==> flow/design.v (excerpt) <==
module SystolicCore(
	input clk,
	input rst,
	input start,
	input mode_conv_mm,
	input isac,
	input isrelu,
	input isbn,
	input [22:0] dfsm_config,
	input all_data_rdy,
	input pe_config_1_1,
	input pe_config_1_2,
	input pe_config_1_3,
	input pe_config_2_1,
	input pe_config_2_2,
	input pe_config_2_3,
	input [7:0] data_horz_1_1,
	input [7:0] data_horz_1_2,
	input [7:0] data_horz_1_3,
	input [7:0] data_horz_2_1,
	input [7:0] data_horz_2_2,
	input [7:0] data_horz_2_3,
	input [7:0] data_obli_1,
	input [7:0] data_obli_2,
	input [7:0] data_obli_3,
	input [7:0] data_obli_4,
	input [7:0] data_obli_5,
	input [7:0] data_obli_6,
	input [15:0] data_bn_1,
	input [15:0] data_bn_2,
	input data_bn_en,
	output data_preread,
	output [7:0] dout_1_1,
	output [7:0] dout_1_2,
	output [7:0] dout_1_3,
	output [7:0] dout_1_4,
	output [7:0] dout_2_1,
	output [7:0] dout_2_2,
	output [7:0] dout_2_3,
	output [7:0] dout_2_4,
	output dout_en_1_1,
	output dout_en_1_2,
	output dout_en_1_3,
	output dout_en_1_4,
	output dout_en_2_1,
	output dout_en_2_2,
	output dout_en_2_3,
	output dout_en_2_4
);
Size in the first run: ~14000 cells after synthesis, about 1500 flip-flops, roughly 0.10 mm2 of cells after synthesis.
clock: 6.69 ns
lec_check: 0
abc_area: 1
cap_margin: 20
cell_pad_in_sites_global_placement: 0
core_margin: 2
core_utilization: 72
cts_cluster_size: 74
place_density_lb_addon: 0.24
slew_margin: 20
tns_end_percent: 85
run.sh (not shown) runs the stock make flow with config.mk's settings and CLKGATE_MAP_FILE=.
The first run ran to the end with violations: negative setup slack.
Edit:
Settings changed: CORE_UTILIZATION 72 to 60, CTS_CLUSTER_SIZE 74 to 18, PLACE_DENSITY_LB_ADDON 0.24 to unset.
Clock period 6.69 ns to 3.72 ns, I/O delays scaled along.
The new run ran to the end with violations: negative setup slack.
Wire length goes down by a few percent.
Global-route usage drops by 8.2 points.
Cell area climbs by a few percent.
Count of clock-buffer cells in the layout increases by 11.
Power rose by well over a third.
Worst hold slack hardly moves.
Sequential share of layout area came out lower by 1.1 points.
Utilization shrinks by 11 points.
Edit:
Settings changed: CELL_PAD_IN_SITES_GLOBAL_PLACEMENT 0 to unset, CORE_UTILIZATION 60 to 72, CTS_CLUSTER_SIZE 18 to unset, PLACE_DENSITY set to 0.78, TNS_END_PERCENT 85 to unset.
Clock period 3.72 ns to 6.67 ns, I/O delays scaled along.
Outcome: The changed run finished but failed the layout checks on negative setup slack. Wire length grows by a few percent. Via count grows by a few percent. Design area shrinks by a few percent. Setup slack is better by 1.8 ns.
Edit:
Settings changed: CORE_UTILIZATION 72 to 64, PLACE_DENSITY 0.78 to 0.37.
Clock period 6.67 ns to 9.48 ns, I/O delays scaled along.
After rerunning: The new run completed without violations. Sequential share of layout area is higher by 0.76 points. Final cell count rises slightly. Hold slack barely changes. Clock power goes down by a quarter to a third. Clock-buffer cell count rises by 11. Core utilization shrinks by 12 points.
Edit:
Settings changed: ABC_AREA 1 to unset, CORE_UTILIZATION 64 to 66.
Clock period 9.48 ns to 11.8 ns, I/O delays scaled along.
The changed run went through all stages and came out clean.
Setup slack gets better by 0.013 ns.
Die area came out lower by 10%.
Register-to-register slack gets better by 2.4 ns.
Final area came out lower by 11%.
Clock skew came out lower by 0.0052 ns.
Count of clock-buffer cells in the layout came out higher by 8.
Total power came out lower by 21%.
Sequential power came out lower by 20%.
Critical path depth came out lower by 9.
Edit:
Settings changed: CORE_UTILIZATION 66 to 33, PLACE_DENSITY 0.37 to 0.6.
Via count decreases by a few percent.
Worst setup slack improves by 0.16 ns.
Routed wire length came out higher by a few percent.
Hold slack degrades by 0.026 ns.
Combinational power goes up by a few percent.
Final cell count came out higher by about a fifth.

========
SystolicCore again, from the RTL that the note above started with.
// SystolicCore
module SystolicCore(
	input clk,
	input rst,
	input start,
	input mode_conv_mm,
	input isac,
	input isrelu,
	input isbn,
	input [22:0] dfsm_config,
	input all_data_rdy,
	input pe_config_1_1,
	input pe_config_1_2,
	input pe_config_1_3,
	input pe_config_2_1,
	input pe_config_2_2,
	input pe_config_2_3,
	input [7:0] data_horz_1_1,
	input [7:0] data_horz_1_2,
	input [7:0] data_horz_1_3,
	input [7:0] data_horz_2_1,
	input [7:0] data_horz_2_2,
	input [7:0] data_horz_2_3,
	input [7:0] data_obli_1,
	input [7:0] data_obli_2,
	input [7:0] data_obli_3,
	input [7:0] data_obli_4,
	input [7:0] data_obli_5,
	input [7:0] data_obli_6,
	input [15:0] data_bn_1,
	input [15:0] data_bn_2,
	input data_bn_en,
	output data_preread,
	output [7:0] dout_1_1,
	output [7:0] dout_1_2,
	output [7:0] dout_1_3,
	output [7:0] dout_1_4,
	output [7:0] dout_2_1,
	output [7:0] dout_2_2,
	output [7:0] dout_2_3,
	output [7:0] dout_2_4,
	output dout_en_1_1,
	output dout_en_1_2,
	output dout_en_1_3,
	output dout_en_1_4,
	output dout_en_2_1,
	output dout_en_2_2,
	output dout_en_2_3,
	output dout_en_2_4
);
export LEC_CHECK = 0
export ABC_AREA = 1
export CAP_MARGIN = 20
export CORE_MARGIN = 2
export CORE_UTILIZATION = 72
export CTS_CLUSTER_SIZE = 72
export PLACE_DENSITY = 0.67
export SETUP_SLACK_MARGIN = -0.22
export SLEW_MARGIN = 20
create_clock -name core_clock -period 6.57 [get_ports {clk}]
The first run finished but failed the layout checks on setup timing.
Then changed:
--- a/flow/config.mk
+++ b/flow/config.mk
@@ -10,6 +10,4 @@
 export CORE_MARGIN = 2
-export CORE_UTILIZATION = 72
-export CTS_CLUSTER_SIZE = 72
+export CORE_UTILIZATION = 70
 export PLACE_DENSITY = 0.67
-export SETUP_SLACK_MARGIN = -0.22
 export SLEW_MARGIN = 20
What happened:
- The changed run finished but failed the layout checks on setup timing
- cell count went down by 0.98%
- final area goes down by 1.7%
- core utilization goes down by 3.8 points
- worst hold slack is worse by 5.0 ps
- routed wire length decreases by 9.7%
- total power fell by 0.80%
- global-route usage drops by 3.5 points
Then changed:
--- a/flow/config.mk
+++ b/flow/config.mk
@@ -9,5 +9,10 @@
 export CAP_MARGIN = 20
+export CELL_PAD_IN_SITES_GLOBAL_PLACEMENT = 0
+export CORE_ASPECT_RATIO = 0.53
 export CORE_MARGIN = 2
-export CORE_UTILIZATION = 70
-export PLACE_DENSITY = 0.67
+export CORE_UTILIZATION = 72
+export CTS_CLUSTER_SIZE = 75
+export PLACE_DENSITY_LB_ADDON = 0.24
+export SETUP_SLACK_MARGIN = 0.6
 export SLEW_MARGIN = 20
+export TNS_END_PERCENT = 85
=> The new run produced a layout that fails on setup timing. Cell count is about the same. Final area came out lower by 0.40%. Sequential power is about the same. Via count rises by 8.6%. Die size drops by 2.6%. Clock-buffer cell count went down by 33. Critical path depth drops by 11. Wire length grows by 21%. Setup slack degrades by 1200 ps. Total power drops by 2.3%.
Then changed:
==> flow/config.mk (replaced) <==
export PLATFORM = sky130hd
export DESIGN_NAME = SystolicCore
export DESIGN_NICKNAME = SystolicCore
export VERILOG_FILES = /design/flow/design.v
export SDC_FILE = /design/flow/constraint.sdc
export NUM_CORES = 4
export LEC_CHECK = 0
export CAP_MARGIN = 20
export CORE_MARGIN = 2
export CORE_UTILIZATION = 72
export CTS_CLUSTER_DIAMETER = 346
export CTS_CLUSTER_SIZE = 10
export PLACE_DENSITY = 0.6
export SETUP_SLACK_MARGIN = 1.09
export SLEW_MARGIN = 20
=> The new run finished but failed the layout checks on setup timing; fmax grows by 8.2%; area after synthesis falls by 7.4%; core utilization drops by 2.1 points; die area is lower by 7.4%; final cell count fell by 23%; worst setup slack is better by 710 ps; critical path depth is lower by 9; sequential share of layout area rises by 2.5 points; wire length shrinks by 28%; synthesized cell count fell by 25%.
Then changed:
--- a/flow/config.mk
+++ b/flow/config.mk
@@ -9,7 +9,4 @@
 export CORE_MARGIN = 2
-export CORE_UTILIZATION = 72
-export CTS_CLUSTER_DIAMETER = 346
-export CTS_CLUSTER_SIZE = 10
+export CORE_UTILIZATION = 70
 export PLACE_DENSITY = 0.6
-export SETUP_SLACK_MARGIN = 1.09
 export SLEW_MARGIN = 20
==> flow/constraint.sdc (replaced) <==
create_clock -name core_clock -period 9.83 [get_ports {clk}]
set_input_delay 1.9660 -clock core_clock [delete_from_list [all_inputs] [get_ports {clk}]]
set_output_delay 1.9660 -clock core_clock [all_outputs]
set_load 0.01 [all_outputs]
The new run completed, yet does not pass: setup timing; routed wire length decreases by a few percent; final area decreases slightly; synthesized cell count does not change; combinational power decreases by well over a third; power decreases by a quarter to a third; non-clock buffer count decreases by 115; cell count is about the same; die area increases by a few percent; critical path depth does not change; global-route usage decreases by 2.0 points.
No activity file was given, so power comes from the tool's default toggle rates.
